==> inputs of exp/harbor <==
// uart_top
module uart_top (
	input 		clk,    
	input 		rst_n,
	input 		uart_rx,
	output		uart_tx
);
export LEC_CHECK = 0
export CAP_MARGIN = 20
export CELL_PAD_IN_SITES_DETAIL_PLACEMENT = 0
export CORE_ASPECT_RATIO = 1.34
export CORE_MARGIN = 2
export CORE_UTILIZATION = 72
export CTS_CLUSTER_DIAMETER = 198
export CTS_CLUSTER_SIZE = 20
export PLACE_DENSITY_LB_ADDON = 0.15
export SETUP_SLACK_MARGIN = 0.93
export SLEW_MARGIN = 10
export TNS_END_PERCENT = 80
create_clock -name core_clock -period 3.12 [get_ports {clk}]
run.sh (not shown) runs the stock make flow with config.mk's settings and CLKGATE_MAP_FILE=.
==> exp/maple: changes against exp/harbor <==
CELL_PAD_IN_SITES_DETAIL_PLACEMENT = default   (was 0)
CORE_ASPECT_RATIO = default   (was 1.34)
CTS_CLUSTER_DIAMETER = 104   (was 198)
CTS_CLUSTER_SIZE = 12   (was 20)
SETUP_SLACK_MARGIN = 0.92   (was 0.93)
SLEW_MARGIN = 20   (was 10)
TNS_END_PERCENT = default   (was 80)
==> notes.md <==
Synthesis and place-and-route results.

- The completed layout was analyzed and its total power is 3290 uW.
- For met1 alone, demand over resource in global routing was 0.321.
- The core footprint is between 7000 and 8000 sq um.
- The sequential share of power is 0.541.
- The run finished with no timing, DRC or antenna violations.
- At the worst endpoint, the required time is approximately 3200 ps.
(the above is from exp/maple)
==> notes.md <==
Synthesis and place-and-route results.

- The run finished with no timing, DRC or antenna violations.
- The design draws ~3200 uW.
- The core footprint is 7340 sq um.
- The worst endpoint required time is 3210 ps.
- The inverter count is 22.
(the above is from exp/harbor)

---

==> 04-18 <==
uart_top again, from the RTL that the note above started with.
export LEC_CHECK = 0
export CAP_MARGIN = 20
export CELL_PAD_IN_SITES_DETAIL_PLACEMENT = 0
export CORE_ASPECT_RATIO = 1.12
export CORE_MARGIN = 2
export CORE_UTILIZATION = 72
export CTS_CLUSTER_DIAMETER = 392
export CTS_CLUSTER_SIZE = 14
export PLACE_DENSITY_LB_ADDON = 0.21
export SETUP_SLACK_MARGIN = 0.93
export SLEW_MARGIN = 40
export TNS_END_PERCENT = 80
create_clock -name core_clock -period 3.12 [get_ports {clk}]
==> 08-06 (differences from 04-18) <==
==> flow/config.mk (replaced) <==
export PLATFORM = sky130hd
export DESIGN_NAME = uart_top
export DESIGN_NICKNAME = uart_top
export VERILOG_FILES = /design/flow/design.v
export SDC_FILE = /design/flow/constraint.sdc
export NUM_CORES = 4
export LEC_CHECK = 0
export CAP_MARGIN = 20
export CELL_PAD_IN_SITES_DETAIL_PLACEMENT = 0
export CORE_ASPECT_RATIO = 1.34
export CORE_MARGIN = 2
export CORE_UTILIZATION = 72
export CTS_CLUSTER_DIAMETER = 320
export CTS_CLUSTER_SIZE = 15
export PLACE_DENSITY_LB_ADDON = 0.16
export SETUP_SLACK_MARGIN = 0.78
export SLEW_MARGIN = 40
export TNS_END_PERCENT = 80
==> results <==
item                                                                           04-18                               08-06
Result of the run                                           timing/DRC/antenna clean            timing/DRC/antenna clean
Net switching fraction of the power                                            0.293                               0.285
Path length in cells of the critical path                                          8                                   5
Largest driver fanout on the critical path                                         8                                   5
Part of the cycle the worst path needs                                         0.694                               0.727
Combined buffer and inverter count along the critical path                         2                                   0
Clock group total power                                                   0.000782 W                          0.000848 W
Global Route Usage Sum                                                         0.256                               0.259
Global-route wire length before repair                                       17.2 mm                             17.7 mm
R2r startpoint                                              wait_cnt[0]$_SDFFE_PN0P_  uart_tx_m0.clk_cnt[0]$_SDFFE_PN0P_
Flop2flop setup slack                                                         950 ps                              850 ps
Clock Pin Slew Worst Setup and Hold Paths                                     110 ps                              100 ps
Tool warnings                                                                     41                                  39
Area of the core                                                          7350 sq um                          7340 sq um
Met3 track utilization from global routing                                    0.0476                              0.0337
Fp util                                                                        0.747                               0.748
Area taken by flip-flops and latches                                      2510 sq um                          2500 sq um
Area fraction of clock buffers and clock inverters                            0.0311                              0.0329
Cell area after layout                                                    5800 sq um                          5780 sq um

---

==> job 4654 <==
==> flow/design.v <==
module uart_rx#(
	parameter CLK_FRE 	= 50,
	parameter UART_RATE = 115200
	) (
	input 				clk,    
	input 				rst_n,
	output 	 			recv_en,	
	output reg 	[ 7:0] 	recv_data,	
	input 				rx_pin 
);
parameter  RATE_CNT = (CLK_FRE * 1000_000 / UART_RATE) - 1;
reg [10:0] clk_cnt;
localparam WAIT = 2'd0, START = 2'd1, RECV = 2'd2, STOP = 2'd3;
reg [1:0] state;
assign recv_en = clk_cnt == RATE_CNT * 3 / 2;
reg [ 7:0] recv_data_r;
reg [ 2:0] recv_cnt;
always@(posedge clk)
	if(!rst_n)begin
		state 		<= WAIT;
		clk_cnt 	<= 0;
		recv_data 	<= 0;
	end
	else
	case(state)
		WAIT:
			if(!rx_pin)begin 
				recv_cnt <= 'd0;
				state <= START;
			end
		START:begin 
			if(clk_cnt == RATE_CNT / 2)begin 
				clk_cnt <= 0;
				state <= RECV;
			end
			else
				clk_cnt <= clk_cnt + 1;
		end
		RECV:begin 
			if(clk_cnt == RATE_CNT)begin 
				clk_cnt <= 0;
				recv_data_r[recv_cnt] <= rx_pin;
				recv_cnt <= recv_cnt + 1;
				state <= (recv_cnt == 7 )?STOP : RECV ;
			end
			else
				clk_cnt <= clk_cnt + 1;
		end
		STOP:begin 
			recv_data <= recv_data_r;
			if(clk_cnt == RATE_CNT * 3 / 2)begin 
				clk_cnt <= 0;
				state <= WAIT;
			end
			else 
				clk_cnt <= clk_cnt + 1;
		end
	endcase
endmodule
module uart_tx#(
	parameter CLK_FRE 	= 50,
	parameter UART_RATE = 115200
	) (
	input 				clk,    
	input 				rst_n,
	input 				send_en ,	
	output 	 			send_busy ,	
	input 		[ 7:0] 	send_data ,	
	output reg 			tx_pin
);
parameter  RATE_CNT = (CLK_FRE * 1000_000 / UART_RATE) - 1;
reg [10:0] clk_cnt;
localparam WAIT = 2'd0, START = 2'd1, SEND = 2'd2, STOP = 2'd3;
reg [1:0] state;
assign send_busy = state != WAIT;
reg [ 7:0] send_data_r;
reg [ 2:0] send_cnt;
always@(posedge clk)
	if(!rst_n)begin
		state 	<= WAIT;
		clk_cnt <= 0;
		tx_pin 	<= 1;
	end
	else
	case(state)
		WAIT:
			if(send_en)begin 
				send_data_r <= send_data;
				send_cnt <= 'd0;
				state <= START;
			end
		START:begin 
			tx_pin <= 0;
			if(clk_cnt == RATE_CNT)begin 
				clk_cnt <= 0;
				state <= SEND;
			end
			else
				clk_cnt <= clk_cnt + 1;
		end
		SEND:begin 
			tx_pin <= send_data_r[send_cnt];
			if(clk_cnt == RATE_CNT)begin 
				clk_cnt <= 0;
				send_cnt <= send_cnt + 1;
				state <= (send_cnt == 7 )?STOP : SEND ;
			end
			else
				clk_cnt <= clk_cnt + 1;
		end
		STOP:begin 
			tx_pin <= 1;
			if(clk_cnt == RATE_CNT)begin 
				clk_cnt <= 0;
				state <= WAIT;
			end
			else
				clk_cnt <= clk_cnt + 1;
		end
	endcase
endmodule
module uart_top (
	input 		clk,    
	input 		rst_n,
	input 		uart_rx,
	output		uart_tx
);
parameter CLK_FRE 		= 50;
parameter UART_RATE 	= 115200;
localparam SEND = 2'd0, WAIT = 2'd1;
reg [1:0] state;
reg  [31:0] wait_cnt;
reg  [ 7:0] send_cnt;
reg  [ 7:0] send_data;
reg  	    send_en;
wire [ 7:0] recv_data;
wire 		recv_en;
wire 		send_busy;
parameter 	ENG_NUM  = 9; 
parameter 	CHE_NUM  = 2; 
parameter 	DATA_NUM = CHE_NUM * 3 + ENG_NUM;  
wire [ DATA_NUM * 8 - 1:0] char_data = {8'hE4,8'hBD,8'hA0,8'hE5,8'hA5,8'hBD,"  World","\r\n"};
wire [ 7:0] char_byte = (send_cnt < DATA_NUM) ? char_data[ (DATA_NUM - 1 - send_cnt) * 8 +: 8] : 8'h00;
always@(posedge clk)
	if(!rst_n)begin
		state 		<= SEND;
		wait_cnt 	<= 0;
		send_cnt 	<= 0;
		send_en 	<= 'b0;
	end
	else
	case(state)
		SEND:begin  
			if(send_cnt == DATA_NUM + 1)begin 
				send_en 	<= 'b0;
				send_cnt 	<=  0;
				state 		<= WAIT;
			end
			else if(!send_busy)begin
				send_en 	<= 'b1;
				send_data 	<= char_byte;
				send_cnt 	<= send_cnt + 1;
			end
		end
		WAIT: 
			if(wait_cnt == CLK_FRE * 1000_000)begin 
				wait_cnt <= 0;
				state <= SEND;
			end
			else begin
				send_en <= recv_en;
				send_data <= recv_data;
				wait_cnt <= wait_cnt + 1;
			end
	endcase
uart_tx #(
	.CLK_FRE 	(CLK_FRE 	),
	.UART_RATE 	(UART_RATE 	)
	)uart_tx_m0(
	.clk 		(clk 		),
	.rst_n 		(rst_n 		),
	.send_en 	(send_en 	),
	.send_busy 	(send_busy 	),
	.send_data 	(send_data 	),
	.tx_pin 	(uart_tx 	)
	);
uart_rx #(
	.CLK_FRE 	(CLK_FRE 	),
	.UART_RATE 	(UART_RATE 	)
	)uart_rx_m0(
	.clk 		(clk 		),
	.rst_n 		(rst_n 		),
	.recv_en 	(recv_en 	),
	.recv_data 	(recv_data 	),
	.rx_pin 	(uart_rx 	)
	);
endmodule
==> flow/run.sh <==
#!/bin/bash
# the make line also repeats each setting of config.mk as NAME=value (left out here)
make -C /OpenROAD-flow-scripts/flow DESIGN_CONFIG=/design/flow/config.mk WORK_HOME=/design/flow/orfs CLKGATE_MAP_FILE= finish
==> flow/config.mk <==
export PLATFORM = sky130hd
export DESIGN_NAME = uart_top
export DESIGN_NICKNAME = uart_top
export VERILOG_FILES = /design/flow/design.v
export SDC_FILE = /design/flow/constraint.sdc
export NUM_CORES = 4
export LEC_CHECK = 0
export ABC_AREA = 1
export CAP_MARGIN = 20
export CORE_MARGIN = 2
export CORE_UTILIZATION = 72
export CTS_CLUSTER_DIAMETER = 171
export CTS_CLUSTER_SIZE = 86
export SLEW_MARGIN = 20
==> flow/constraint.sdc <==
create_clock -name core_clock -period 10.3 [get_ports {clk}]
set_input_delay 2.0600 -clock core_clock [delete_from_list [all_inputs] [get_ports {clk}]]
set_output_delay 2.0600 -clock core_clock [all_outputs]
set_load 0.01 [all_outputs]
==> inputs of job 5363, as changes to job 4654 <==
--- a/flow/config.mk
+++ b/flow/config.mk
@@ -6,9 +6,7 @@
 export NUM_CORES = 4
 export LEC_CHECK = 0
-export ABC_AREA = 1
 export CAP_MARGIN = 20
 export CORE_MARGIN = 2
-export CORE_UTILIZATION = 72
-export CTS_CLUSTER_DIAMETER = 171
-export CTS_CLUSTER_SIZE = 86
+export CORE_UTILIZATION = 70
+export CTS_CLUSTER_SIZE = 24
 export SLEW_MARGIN = 20
==> flow/constraint.sdc (replaced) <==
create_clock -name core_clock -period 15.6 [get_ports {clk}]
set_input_delay 3.1200 -clock core_clock [delete_from_list [all_inputs] [get_ports {clk}]]
set_output_delay 3.1200 -clock core_clock [all_outputs]
set_load 0.01 [all_outputs]
==> comparison <==
- Job 4654 ran to the end with no violations. Job 5363 passed the timing, design-rule and antenna checks.
- Of job 5363 and job 4654, job 4654 has the higher final cell count (gap 22%, measured against job 4654).
- Setup slack: job 5363 is higher than job 4654 (4.7 ns).
- Of job 4654 and job 5363, job 4654 has the higher global-route usage (gap 3.5 points).
- Between job 4654 and job 5363, the lower sequential power is in job 5363 (gap 55%, measured against job 5363).
Power and IR drop assume default switching activity.
